## orange
// pokey_advanced
module pokey_advanced (
    input clk,               
    input enable_179mhz,     
    input reset_n,           
    input [3:0] addr,        
    input [7:0] din,         
    input we,                
    output reg audio_pwm     
);
For scale: roughly 0.0085 mm^2 of cells after synthesis.
Settings: LEC_CHECK=0, CAP_MARGIN=20, CORE_ASPECT_RATIO=1.97, CORE_MARGIN=2, CORE_UTILIZATION=40, CTS_CLUSTER_DIAMETER=395, CTS_CLUSTER_SIZE=99, SLEW_MARGIN=20; clock period 6.0 ns.
run.sh (not shown) runs the stock make flow with config.mk's settings and CLKGATE_MAP_FILE=.
Per the final summary, orange finished and its layout is clean on timing, DRC and antenna.
diff inputs: orange => green
- an added HOLD_SLACK_MARGIN of 0.25
- an added PLACE_DENSITY_LB_ADDON of 0.17
- a deleted CTS_CLUSTER_DIAMETER that had been 395
- a change of CORE_MARGIN from 2 to 4
- a deleted CORE_ASPECT_RATIO that had been 1.97
- a deleted CTS_CLUSTER_SIZE that had been 99
- a change of SLEW_MARGIN from 20 to 25
## What came out
Met2 track demand over resource (green over orange): decrease, 9.1 points
Final cell count: higher on green
Tightest hold margin sits higher in green than in orange.
In green relative to orange, starting DRC count in detailed routing had gone down by a few percent.
Summary of green over orange: post-route cell area shows no meaningful change, global-route wire length before repair shows a reduction of 680 um, share of power burned in the clock network moved down, wire length lower, average detailed-routed wire length per instance lost 2.7%.
[diff] switching power total, green relative to orange: improvement
There was hardly any difference in post-synthesis to final-layout area growth between orange and green.

---

Starting RTL as in the previous note.
==> flow/config.mk <==
export PLATFORM = sky130hd
export DESIGN_NAME = pokey_advanced
export DESIGN_NICKNAME = pokey_advanced
export VERILOG_FILES = /design/flow/design.v
export SDC_FILE = /design/flow/constraint.sdc
export NUM_CORES = 4
export LEC_CHECK = 0
export ABC_AREA = 1
export CAP_MARGIN = 0
export CORE_ASPECT_RATIO = 1.27
export CORE_MARGIN = 2
export CORE_UTILIZATION = 72
export CTS_CLUSTER_DIAMETER = 129
export CTS_CLUSTER_SIZE = 81
export MAX_ROUTING_LAYER = met5
export MIN_ROUTING_LAYER = met1
export PLACE_DENSITY_LB_ADDON = 0.15
export SETUP_SLACK_MARGIN = 0.82
export SLEW_MARGIN = 20
export TNS_END_PERCENT = 45
==> flow/constraint.sdc <==
create_clock -name core_clock -period 2.89 [get_ports {clk}]
set_input_delay 0.5780 -clock core_clock [delete_from_list [all_inputs] [get_ports {clk}]]
set_output_delay 0.5780 -clock core_clock [all_outputs]
set_load 0.01 [all_outputs]
The starting point finished with setup timing left.
Rerun with:
- CAP_MARGIN: 0 -> 20
- CORE_ASPECT_RATIO: 1.27 -> 0.69
- CTS_CLUSTER_DIAMETER: 129 -> not set
- CTS_CLUSTER_SIZE: 81 -> 10
- MAX_ROUTING_LAYER: met5 -> not set
- MIN_ROUTING_LAYER: met1 -> not set
- PLACE_DENSITY: not set -> 0.39
- PLACE_DENSITY_LB_ADDON: 0.15 -> not set
- SETUP_SLACK_MARGIN: 0.82 -> 0.38
- TNS_END_PERCENT: 45 -> 10
Result: The changed run reached the layout checks and failed them: setup timing; routed wire length grows by 4.8%; fmax went down by 9.2%; worst setup slack is worse by 0.36 ns; cell area is about the same.
Rerun with:
- ABC_AREA: 1 -> not set
- CORE_ASPECT_RATIO: 0.69 -> not set
- CTS_CLUSTER_SIZE: 10 -> 14
- PLACE_DENSITY: 0.39 -> not set
- PLACE_DENSITY_LB_ADDON: not set -> 0.01
- SETUP_SLACK_MARGIN: 0.38 -> -0.07
- TNS_END_PERCENT: 10 -> not set
Effect: The changed run completed, yet does not pass: setup timing. Sequential share of layout area rises by 2.3 points. Register-to-register slack loses 0.52 ns. Wire length falls by 13%.

---

## job 101
Starting RTL as in the previous note.
==> flow/design.v (excerpt) <==
module pokey_advanced (
    input clk,               
    input enable_179mhz,     
    input reset_n,           
    input [3:0] addr,        
    input [7:0] din,         
    input we,                
    output reg audio_pwm     
);
make LEC_CHECK=0 ABC_AREA=1 CAP_MARGIN=20 CORE_MARGIN=2 CORE_UTILIZATION=72 CTS_CLUSTER_DIAMETER=352 CTS_CLUSTER_SIZE=95 PLACE_DENSITY_LB_ADDON=0.05 SETUP_SLACK_MARGIN=0.98 SLEW_MARGIN=20 finish   # period 3.33 ns
Although job 101 finished all stages, its layout failed final checks on negative setup slack.
## Diff of input files: job 102 against job 101
- PLACE_DENSITY_LB_ADDON: 0.05 -> unset
- ABC_AREA: 1 -> unset
- CORE_UTILIZATION: 72 -> 14
- SETUP_SLACK_MARGIN: 0.98 -> unset
- CTS_CLUSTER_SIZE: 95 -> unset
- CTS_CLUSTER_DIAMETER: 352 -> unset
- the clock period (ns, I/O delays scaled along): 3.33 -> 8.42
Findings:
Job 102 has completed all stages; timing, DRC and antenna checks passed. Wire: job 102 routes less than job 101. Compared with job 101, job 102 shows a higher total instance count after detailed placement. In the metrics for job 101 and job 102, the one carrying the lower area enclosed by the die boundary is job 101. Job 102 vs job 101: DRC marker count from the first detailed-route iteration down. Job 102 — combinational share of power 6.5 points lower, job 101 as reference. In job 102, the met2 track utilization from global routing came out 46 points below the value in job 101. Job 102 vs job 101 — non-clock buffer total of the final layout dropped by more than a quarter.
Modified inputs, job 103 compared to job 102
- CORE_UTILIZATION changed from 14 to 72
- PLACE_DENSITY_LB_ADDON newly set to 0.19
- ABC_AREA newly set to 1
- the clock period (ns, I/O delays scaled along) changed from 8.42 to 3.62
Findings:
No crash in job 103: every stage finished, but the layout fails its final checks due to negative setup slack.
When job 103 is measured against job 102, its final layout net count turns out 40% higher.
Changes observed in job 103 relative to job 102: global routing usage on met2 rose 48 points; endpoint required time on the critical path fell 4770 ps; pre-placement core utilization rose 60 points; post-layout worst setup margin fell 3670 ps.
Changes observed in job 103 relative to job 102: time the final worst path needs with I/O delays and setup down 1130 ps, critical path depth lost 4.
Job 103 vs. job 102: arrival time of the worst setup path moved down; overall track demand over capacity in global routing moved up; post-detailed-route wirelength per cell moved up; power moved up.
### job 103 -> job 104
- ABC_AREA removed (was 1)
- CORE_UTILIZATION changed from 72 to 58
- PLACE_DENSITY_LB_ADDON removed (was 0.19)
- the clock period (ns, I/O delays scaled along) changed from 3.62 to 4.12
Notes after the runs:
From the logs: job 104 reached the end of the flow and failed the layout checks with negative setup slack. Job 104 has sequential share of layout area above what job 103 had. The higher length in cells of the worst reg-to-reg path came out of job 104. Job 104 vs job 103 — chip height climbed by a little under 10%. Job 104 against job 103: relative area of clock buffers and inverters in the final design now sits higher, synthesized cell count went down 27%, worst setup margin climbed 94 ps, mean number of vias per cell now sits higher, data arrival time of the critical path now larger. Comparing job 104 and job 103, the lower synthesized chip area reported by yosys is on job 104.
The following lists how job 105 was set up differently from job 104:
- an added CTS_CLUSTER_SIZE of 41
- a change of CORE_UTILIZATION from 58 to 66
- an added HOLD_SLACK_MARGIN of 0.29
Findings:
| job 105 | all stages done | FAIL | negative setup slack |
Between job 105 and job 104, number of fillers in the final layout is lower for job 105, job 104 comes in above that.
The count of plain and timing-repair buffers in the layout reported for job 105 is smaller than that of job 104 by about 10%.
Relative to job 104, the maximum single-stage delay on the critical path of job 105 is higher by 20 ps.
Compared with job 104, job 105 shows fraction of area in non-clock buffers lower by 0.28 points.

---

Starting RTL as in the previous note.
export LEC_CHECK = 0
export ABC_AREA = 1
export CAP_MARGIN = 35
export CORE_ASPECT_RATIO = 1.27
export CORE_MARGIN = 2
export CORE_UTILIZATION = 72
export CTS_CLUSTER_DIAMETER = 129
export CTS_CLUSTER_SIZE = 29
export MAX_ROUTING_LAYER = met5
export MIN_ROUTING_LAYER = met1
export PLACE_DENSITY_LB_ADDON = 0.15
export SETUP_SLACK_MARGIN = -0.05
export SLEW_MARGIN = 20
create_clock -name core_clock -period 2.89 [get_ports {clk}]
The baseline completed and failed the layout checks on setup timing.
Next try:
--- a/flow/config.mk
+++ b/flow/config.mk
@@ -14 +14,2 @@
-export CTS_CLUSTER_SIZE = 29
+export CTS_CLUSTER_SIZE = 14
+export HOLD_SLACK_MARGIN = 0.29
@@ -18 +19 @@
-export SETUP_SLACK_MARGIN = -0.05
+export SETUP_SLACK_MARGIN = 0.86
What happened:
- The changed run completed and failed the layout checks on setup timing
- worst setup slack gets worse by 37 ps
- combinational power rises slightly
- worst hold slack barely changes
- global-route usage does not change
- critical path depth drops by 2
- clock-buffer cell count stays the same
- synthesized cell count is unchanged
- non-clock buffer count is unchanged
- total power barely changes
- cell area hardly moves
- cell count stays the same

---

The RTL this note starts from:
==> flow/design.v <==
module pokey_advanced (
    input clk,               
    input enable_179mhz,     
    input reset_n,           
    input [3:0] addr,        
    input [7:0] din,         
    input we,                
    output reg audio_pwm     
);
    reg [7:0] audf [0:3];  
    reg [7:0] audc [0:3];  
    reg [7:0] audctl;      
    reg [3:0]  poly4;
    reg [4:0]  poly5;
    reg [16:0] poly17; 
    reg [15:0] counter [0:3]; 
    reg [3:0]  chan_out;    
    reg [4:0] count_64k;    
    reg [6:0] count_15k;    
    reg tick_64khz;
    reg tick_15khz;
    always @(posedge clk) begin
        tick_64khz <= 0;
        tick_15khz <= 0;
        if (!reset_n) begin
            count_64k <= 0;
            count_15k <= 0;
        end else if (enable_179mhz) begin
            if (count_64k == 27) begin  
                count_64k <= 0;
                tick_64khz <= 1;
            end else begin
                count_64k <= count_64k + 1;
            end
            if (count_15k == 113) begin  
                count_15k <= 0;
                tick_15khz <= 1;
            end else begin
                count_15k <= count_15k + 1;
            end
        end
    end
    always @(posedge clk) begin
        if (!reset_n) begin
            audctl <= 0;
            audc[0]<=0; audc[1]<=0; audc[2]<=0; audc[3]<=0;
            audf[0]<=0; audf[1]<=0; audf[2]<=0; audf[3]<=0;
        end else if (we) begin
            case (addr)
                0: audf[0] <= din;
                1: audc[0] <= din;
                2: audf[1] <= din;
                3: audc[1] <= din;
                4: audf[2] <= din;
                5: audc[2] <= din;
                6: audf[3] <= din;
                7: audc[3] <= din;
                8: audctl <= din;
            endcase
        end
    end
    wire p4_next = !(poly4[3] ^ poly4[2]);
    wire p5_next = !(poly5[4] ^ poly5[2]);
    wire p17_next = !(poly17[16] ^ poly17[4]);
    always @(posedge clk) begin
        if (!reset_n) begin
            poly4 <= 4'b1011;
            poly5 <= 5'b10101;
            poly17 <= 17'b10101010101010101;
        end else if (enable_179mhz) begin
            poly4 <= {poly4[2:0], p4_next};
            poly5 <= {poly5[3:0], p5_next};
            poly17 <= {poly17[15:0], p17_next};
        end
    end
    wire link_12 = audctl[4];
    wire link_34 = audctl[3];
    wire use_15khz = audctl[0];  
    integer i;
    reg channel_tick;  
    always @(posedge clk) begin
        if (!reset_n) begin
            counter[0] <= 0; counter[1] <= 0; counter[2] <= 0; counter[3] <= 0;
            chan_out <= 0;
        end else
        for (i=0; i<4; i=i+1) begin
            channel_tick = (use_15khz) ? tick_15khz : tick_64khz;
            if (i == 0 && audctl[6]) channel_tick = enable_179mhz;
            if (i == 2 && audctl[5]) channel_tick = enable_179mhz;
            if (channel_tick) begin
                if (!((i==1 && link_12) || (i==3 && link_34))) begin
                    if (counter[i] == 0) begin
                        if (i==0 && link_12) 
                            counter[i] <= {audf[1], audf[0]}; 
                        else if (i==2 && link_34) 
                            counter[i] <= {audf[3], audf[2]}; 
                        else 
                            counter[i] <= audf[i];
                        case (audc[i][7:5])
                            3'b000: chan_out[i] <= poly17[16] && poly5[4];  
                            3'b001: chan_out[i] <= poly5[4];                
                            3'b010: chan_out[i] <= poly17[16] && poly5[4]; 
                            3'b011: chan_out[i] <= poly5[4];               
                            3'b100: chan_out[i] <= poly17[16];              
                            3'b101: chan_out[i] <= ~chan_out[i];            
                            3'b110: chan_out[i] <= poly17[16];             
                            3'b111: chan_out[i] <= ~chan_out[i];            
                        endcase
                    end else begin
                        counter[i] <= counter[i] - 1;
                    end
                end
            end
        end
    end
    reg [5:0] mixed_audio; 
    integer k;
    always @(*) begin
        mixed_audio = 0;
        for (k=0; k<4; k=k+1) begin
            if (chan_out[k]) begin
                mixed_audio = mixed_audio + audc[k][3:0];
            end
        end
    end
    reg [5:0] pwm_counter;
    always @(posedge clk) begin
        if (!reset_n) begin
            pwm_counter <= 0;
            audio_pwm <= 0;
        end else begin
            pwm_counter <= pwm_counter + 1;
            audio_pwm <= (pwm_counter < mixed_audio);
        end
    end
endmodule
clock: 3.76 ns
lec_check: 0
cap_margin: 5
cell_pad_in_sites_global_placement: 3
core_aspect_ratio: 1.08
core_margin: 5
core_utilization: 40
hold_slack_margin: 0.29
place_density_lb_addon: 0.17
setup_slack_margin: -0.2
slew_margin: 25
The first run ran to the end with violations: setup timing.
Change:
==> flow/config.mk (replaced) <==
export PLATFORM = sky130hd
export DESIGN_NAME = pokey_advanced
export DESIGN_NICKNAME = pokey_advanced
export VERILOG_FILES = /design/flow/design.v
export SDC_FILE = /design/flow/constraint.sdc
export NUM_CORES = 4
export LEC_CHECK = 0
export CAP_MARGIN = 20
export CORE_MARGIN = 2
export CORE_UTILIZATION = 65
export SLEW_MARGIN = 20
==> flow/constraint.sdc (replaced) <==
create_clock -name core_clock -period 3.62 [get_ports {clk}]
set_input_delay 0.7240 -clock core_clock [delete_from_list [all_inputs] [get_ports {clk}]]
set_output_delay 0.7240 -clock core_clock [all_outputs]
set_load 0.01 [all_outputs]
The new run finished but failed the layout checks on setup timing.
Sequential share of layout area grows by 0.42 points.
Sequential cell count does not change.
Setup slack loses 0.19 ns.
Synthesized area does not change.
Change:
--- a/flow/config.mk
+++ b/flow/config.mk
@@ -10 +10 @@
-export CORE_UTILIZATION = 65
+export CORE_UTILIZATION = 40
==> flow/constraint.sdc (replaced) <==
create_clock -name core_clock -period 5.2 [get_ports {clk}]
set_input_delay 1.0400 -clock core_clock [delete_from_list [all_inputs] [get_ports {clk}]]
set_output_delay 1.0400 -clock core_clock [all_outputs]
set_load 0.01 [all_outputs]
The new run completed without violations.
Die area rose by about 60%.
Total power fell by about 30%.
Combinational power fell by about 34%.
Final area fell by about 1.7%.
Worst setup slack gains 1.1 ns.
Count of clock-buffer cells in the layout fell by 3.
First-iteration DRC count fell by about 37%.
Utilization fell by 30 points.
Change:
--- a/flow/config.mk
+++ b/flow/config.mk
@@ -7,0 +8 @@
+export ABC_AREA = 1
@@ -10 +11,2 @@
-export CORE_UTILIZATION = 40
+export CORE_UTILIZATION = 72
+export PLACE_DENSITY = 0.42
==> flow/constraint.sdc (replaced) <==
create_clock -name core_clock -period 2.97 [get_ports {clk}]
set_input_delay 0.5940 -clock core_clock [delete_from_list [all_inputs] [get_ports {clk}]]
set_output_delay 0.5940 -clock core_clock [all_outputs]
set_load 0.01 [all_outputs]
Outcome: Now the flow ran to the end with violations: setup timing. Die area decreases by about 40%. Setup slack gets worse by 1.0 ns. Area after synthesis is higher by about 5.6%. Maximum frequency rose by 33%. Combinational power climbs to 4.6 times its value. Sequential cell count stays the same. Power went up by 92%. Cell area came out higher by 8.6%.
Power is estimated from default activity; no workload was simulated.
